Setup of job 5997:
==> flow/design.v <==
module S_AXI_LITE#(
		parameter integer S_AXI_LITE_SIZE = 5,
		parameter integer S_AXI_DATA_SIZE = 32 
		)(
		input S_AXI_ACLK,
		input S_AXI_ARESETN,
        input  [ 31 : 0] S_AXI_LITE_ARADDR,
        output S_AXI_LITE_ARREADY,
        input  S_AXI_LITE_ARVALID,
        output S_AXI_LITE_RVALID,
        input  S_AXI_LITE_RREADY,
        output [S_AXI_DATA_SIZE - 1: 0] S_AXI_LITE_RDATA,
        input  [ 31 : 0] S_AXI_LITE_AWADDR,
        output S_AXI_LITE_AWREADY,
        input  S_AXI_LITE_AWVALID,
        input  S_AXI_LITE_WVALID,
        output S_AXI_LITE_WREADY,
        input  [S_AXI_DATA_SIZE - 1: 0] S_AXI_LITE_WDATA,
        output S_AXI_LITE_BVALID,
        input S_AXI_LITE_BREADY
		);
		reg [S_AXI_DATA_SIZE - 1: 0] axi_reg0;
		reg [S_AXI_DATA_SIZE - 1: 0] axi_reg1;
		reg [S_AXI_DATA_SIZE - 1: 0] axi_reg2;
		reg [S_AXI_DATA_SIZE - 1: 0] axi_reg3;
		reg [S_AXI_DATA_SIZE - 1: 0] axi_reg4;
		reg [S_AXI_DATA_SIZE - 1: 0] axi_reg5;
        reg [ 31 : 0] axi_araddr ;
        reg [ 31 : 0] axi_awaddr ;
        reg [S_AXI_DATA_SIZE - 1: 0] axi_wdata;
        reg [S_AXI_DATA_SIZE - 1: 0] axi_rdata;
        reg awready;
        reg wready;
        reg awlatch;
        reg bvalid;
        reg axi_wen;
        reg axi_wack;
        reg arready;
        reg rvalid;
        reg axi_rvalid;
        assign S_AXI_LITE_AWREADY = awready;
        assign S_AXI_LITE_WREADY  = wready;
        assign S_AXI_LITE_BVALID = bvalid;
        assign S_AXI_LITE_ARREADY = arready;
        assign S_AXI_LITE_RVALID = axi_rvalid;
        assign S_AXI_LITE_RDATA = axi_rdata;
        always@(posedge S_AXI_ACLK)
          if(S_AXI_ARESETN == 'b0)
            bvalid <= 0;
          else if(S_AXI_LITE_BREADY && ~bvalid)
            bvalid <= 'b1;
          else
            bvalid <= 'b0;
        always@(posedge S_AXI_ACLK)
          if(S_AXI_ARESETN == 'b0)
            awready <= 'b0;
          else if(S_AXI_LITE_AWVALID && S_AXI_LITE_WVALID && ~awready)
            awready <= 'b1;
          else if(wready)
            awready <= 'b0;
          else
            awready <= awready;
        always@(posedge S_AXI_ACLK)
            if(S_AXI_ARESETN == 'b0)
                axi_awaddr <= 0;
            else if (awready)
                axi_awaddr <= S_AXI_LITE_AWADDR;
            else
                axi_awaddr <= axi_awaddr;
        always@(posedge S_AXI_ACLK)
          if(S_AXI_ARESETN == 'b0)
            wready <= 0;
          else if(S_AXI_LITE_WVALID && ~wready && awready)
            wready <= 'b1;
          else
            wready <= 'b0;
        always@(posedge S_AXI_ACLK)
          if(S_AXI_ARESETN == 'b0) begin
            axi_wdata <= 0;
            axi_wen <= 0;
          end else if(awready && wready) begin
            axi_wdata <= S_AXI_LITE_WDATA;
            axi_wen <= 'b1;
          end else if(axi_wen)
            axi_wen <= 'b0;
          else begin
            axi_wdata <= axi_wdata;
            axi_wen <= axi_wen;
          end
        always@(posedge S_AXI_ACLK)
          if(S_AXI_ARESETN == 'b0)begin
		    axi_reg0 <= 0;
		    axi_reg1 <= 0;
		    axi_reg2 <= 0;
		    axi_reg3 <= 0;
		    axi_reg4 <= 0;
		    axi_reg5 <= 0;
		  end else if (axi_awaddr[ S_AXI_LITE_SIZE - 1 :0] == 5'd0)begin
            if(axi_wen) begin
             axi_reg0<= axi_wdata;
             axi_wack <= 'b1;
            end else begin
             axi_reg0<= axi_reg0;
             axi_wack <= 'b0;
            end
		  end else if (axi_awaddr[ S_AXI_LITE_SIZE - 1 :0] == 5'd4)begin
            if(axi_wen) begin
             axi_reg1<= axi_wdata;
             axi_wack <= 'b1;
            end else begin
             axi_reg1<= axi_reg1;
             axi_wack <= 'b0;
            end
		  end else if (axi_awaddr[ S_AXI_LITE_SIZE - 1 :0] == 5'd8)begin
            if(axi_wen) begin
             axi_reg2<= axi_wdata;
             axi_wack <= 'b1;
            end else begin
             axi_reg2<= axi_reg2;
             axi_wack <= 'b0;
            end
		  end else if (axi_awaddr[ S_AXI_LITE_SIZE - 1 :0] == 5'd12)begin
            if(axi_wen) begin
             axi_reg3<= axi_wdata;
             axi_wack <= 'b1;
            end else begin
             axi_reg3<= axi_reg3;
             axi_wack <= 'b0;
            end
		  end else if (axi_awaddr[ S_AXI_LITE_SIZE - 1 :0] == 5'd16)begin
            if(axi_wen) begin
             axi_reg4<= axi_wdata;
             axi_wack <= 'b1;
            end else begin
             axi_reg4<= axi_reg4;
             axi_wack <= 'b0;
            end
		  end else if (axi_awaddr[ S_AXI_LITE_SIZE - 1 :0] == 5'd20)begin
            if(axi_wen) begin
             axi_reg5<= axi_wdata;
             axi_wack <= 'b1;
            end else begin
             axi_reg5<= axi_reg5;
             axi_wack <= 'b0;
            end
		  end
        always@(posedge  S_AXI_ACLK)
          if(S_AXI_ARESETN == 'b0)
            arready <= 'b0;
          else if(S_AXI_LITE_ARVALID && ~arready)
            arready <= 'b1;
          else
            arready <= 'b0;
        always@(posedge S_AXI_ACLK)
          if(S_AXI_ARESETN == 'b0)
            axi_araddr <= 0;
          else if(arready)
            axi_araddr <= S_AXI_LITE_ARADDR;
          else
            axi_araddr <= axi_araddr;
        always@(posedge  S_AXI_ACLK)
          if(S_AXI_ARESETN == 'b0)
            rvalid <= 'b0;
          else if(arready && S_AXI_LITE_RREADY && ~rvalid)
            rvalid <= 'b1;
          else
            rvalid <= 'b0;
        always@(posedge S_AXI_ACLK)
          if(S_AXI_ARESETN == 'b0)begin
            axi_rvalid <= 'b0;
            axi_rdata <= 'b0;
		  end else if(axi_araddr[ S_AXI_LITE_SIZE - 1 :0] == 5'd0)begin
            if(rvalid)begin
              axi_rdata <= axi_reg0;
              axi_rvalid <= 'b1;
            end else begin
              axi_rvalid <= 'b0;
              axi_rdata <= axi_rdata;
            end
		  end else if(axi_araddr[ S_AXI_LITE_SIZE - 1 :0] == 5'd4)begin
            if(rvalid)begin
              axi_rdata <= axi_reg1;
              axi_rvalid <= 'b1;
            end else begin
              axi_rvalid <= 'b0;
              axi_rdata <= axi_rdata;
            end
		  end else if(axi_araddr[ S_AXI_LITE_SIZE - 1 :0] == 5'd8)begin
            if(rvalid)begin
              axi_rdata <= axi_reg2;
              axi_rvalid <= 'b1;
            end else begin
              axi_rvalid <= 'b0;
              axi_rdata <= axi_rdata;
            end
		  end else if(axi_araddr[ S_AXI_LITE_SIZE - 1 :0] == 5'd12)begin
            if(rvalid)begin
              axi_rdata <= axi_reg3;
              axi_rvalid <= 'b1;
            end else begin
              axi_rvalid <= 'b0;
              axi_rdata <= axi_rdata;
            end
		  end else if(axi_araddr[ S_AXI_LITE_SIZE - 1 :0] == 5'd16)begin
            if(rvalid)begin
              axi_rdata <= axi_reg4;
              axi_rvalid <= 'b1;
            end else begin
              axi_rvalid <= 'b0;
              axi_rdata <= axi_rdata;
            end
		  end else if(axi_araddr[ S_AXI_LITE_SIZE - 1 :0] == 5'd20)begin
            if(rvalid)begin
              axi_rdata <= axi_reg5;
              axi_rvalid <= 'b1;
            end else begin
              axi_rvalid <= 'b0;
              axi_rdata <= axi_rdata;
            end
			end else begin
              axi_rvalid <= 'b0;
              axi_rdata <= axi_rdata;
            end
endmodule
make LEC_CHECK=0 CAP_MARGIN=20 CORE_MARGIN=2 CORE_UTILIZATION=40 SLEW_MARGIN=20 finish   # period 2.64 ns
run.sh (not shown) runs the stock make flow with config.mk's settings and CLKGATE_MAP_FILE=.
Per the final summary, job 5997 finished and its layout is clean on timing, DRC and antenna.
Here is what was changed in the inputs of job 5480 compared with job 5997.
# job 5997
export LEC_CHECK = 0
export CAP_MARGIN = 20
export CORE_MARGIN = 2
export CORE_UTILIZATION = 40
export SLEW_MARGIN = 20
create_clock -name core_clock -period 2.64 [get_ports {S_AXI_ACLK}]
# job 5480
export LEC_CHECK = 0
export CAP_MARGIN = 20
export CORE_MARGIN = 2
export CORE_UTILIZATION = 70
export CTS_CLUSTER_DIAMETER = 104
export CTS_CLUSTER_SIZE = 21
export SLEW_MARGIN = 20
create_clock -name core_clock -period 1.56 [get_ports {S_AXI_ACLK}]
Notes after the runs:
- Comparing job 5480 and job 5997, the one run not ending clean was job 5480.
- Job 5480 finished all stages; however, its layout fails the closing checks, the failures being negative setup slack.
- The higher global-route met3 utilization came out of job 5480.
- Going from job 5997 to job 5480, synthesis-to-finish area growth increased 3.1 points, vertical die dimension fell by about 24%, share of total power consumed by net switching picked up an extra 0.63 points, vias per cell up 1.1.
- Job 5480 reports a higher clock-pin slew on the worst setup and hold paths than job 5997 does.
- Job 5480 vs job 5997 — via count of the first global-routing pass climbed by a few percent
- Higher critical path depth goes to job 5480 over job 5997.
Changes in job 9018 relative to job 5480:
# job 5480
export LEC_CHECK = 0
export CAP_MARGIN = 20
export CORE_MARGIN = 2
export CORE_UTILIZATION = 70
export CTS_CLUSTER_DIAMETER = 104
export CTS_CLUSTER_SIZE = 21
export SLEW_MARGIN = 20
create_clock -name core_clock -period 1.56 [get_ports {S_AXI_ACLK}]
# job 9018
export LEC_CHECK = 0
export ABC_AREA = 1
export CAP_MARGIN = 20
export CORE_MARGIN = 2
export CORE_UTILIZATION = 72
export PLACE_DENSITY = 0.65
export SLEW_MARGIN = 20
create_clock -name core_clock -period 1.97 [get_ports {S_AXI_ACLK}]
==> results <==
Job 9018 finished all stages; the layout is clean.
The flow completed for job 5480, but it is not clean: the layout still shows negative setup slack.
sky130_fd_sc_hd__clkdlybuf4s50_1 as the cell with the biggest individual delay on the critical path was reported by job 9018, and sky130_fd_sc_hd__dfxtp_4 by job 5480.
The core utilization before placement reported for job 9018 is greater than that of job 5480 by 2.1 points.
Of job 9018 and job 5480, it is job 9018 that has the higher final cell count.
On total power draw, job 9018 does better than job 5480.
The wire length of the first global-routing pass in job 9018 is 0.934 times that in job 5480.
Power is estimated from default activity; no workload was simulated.
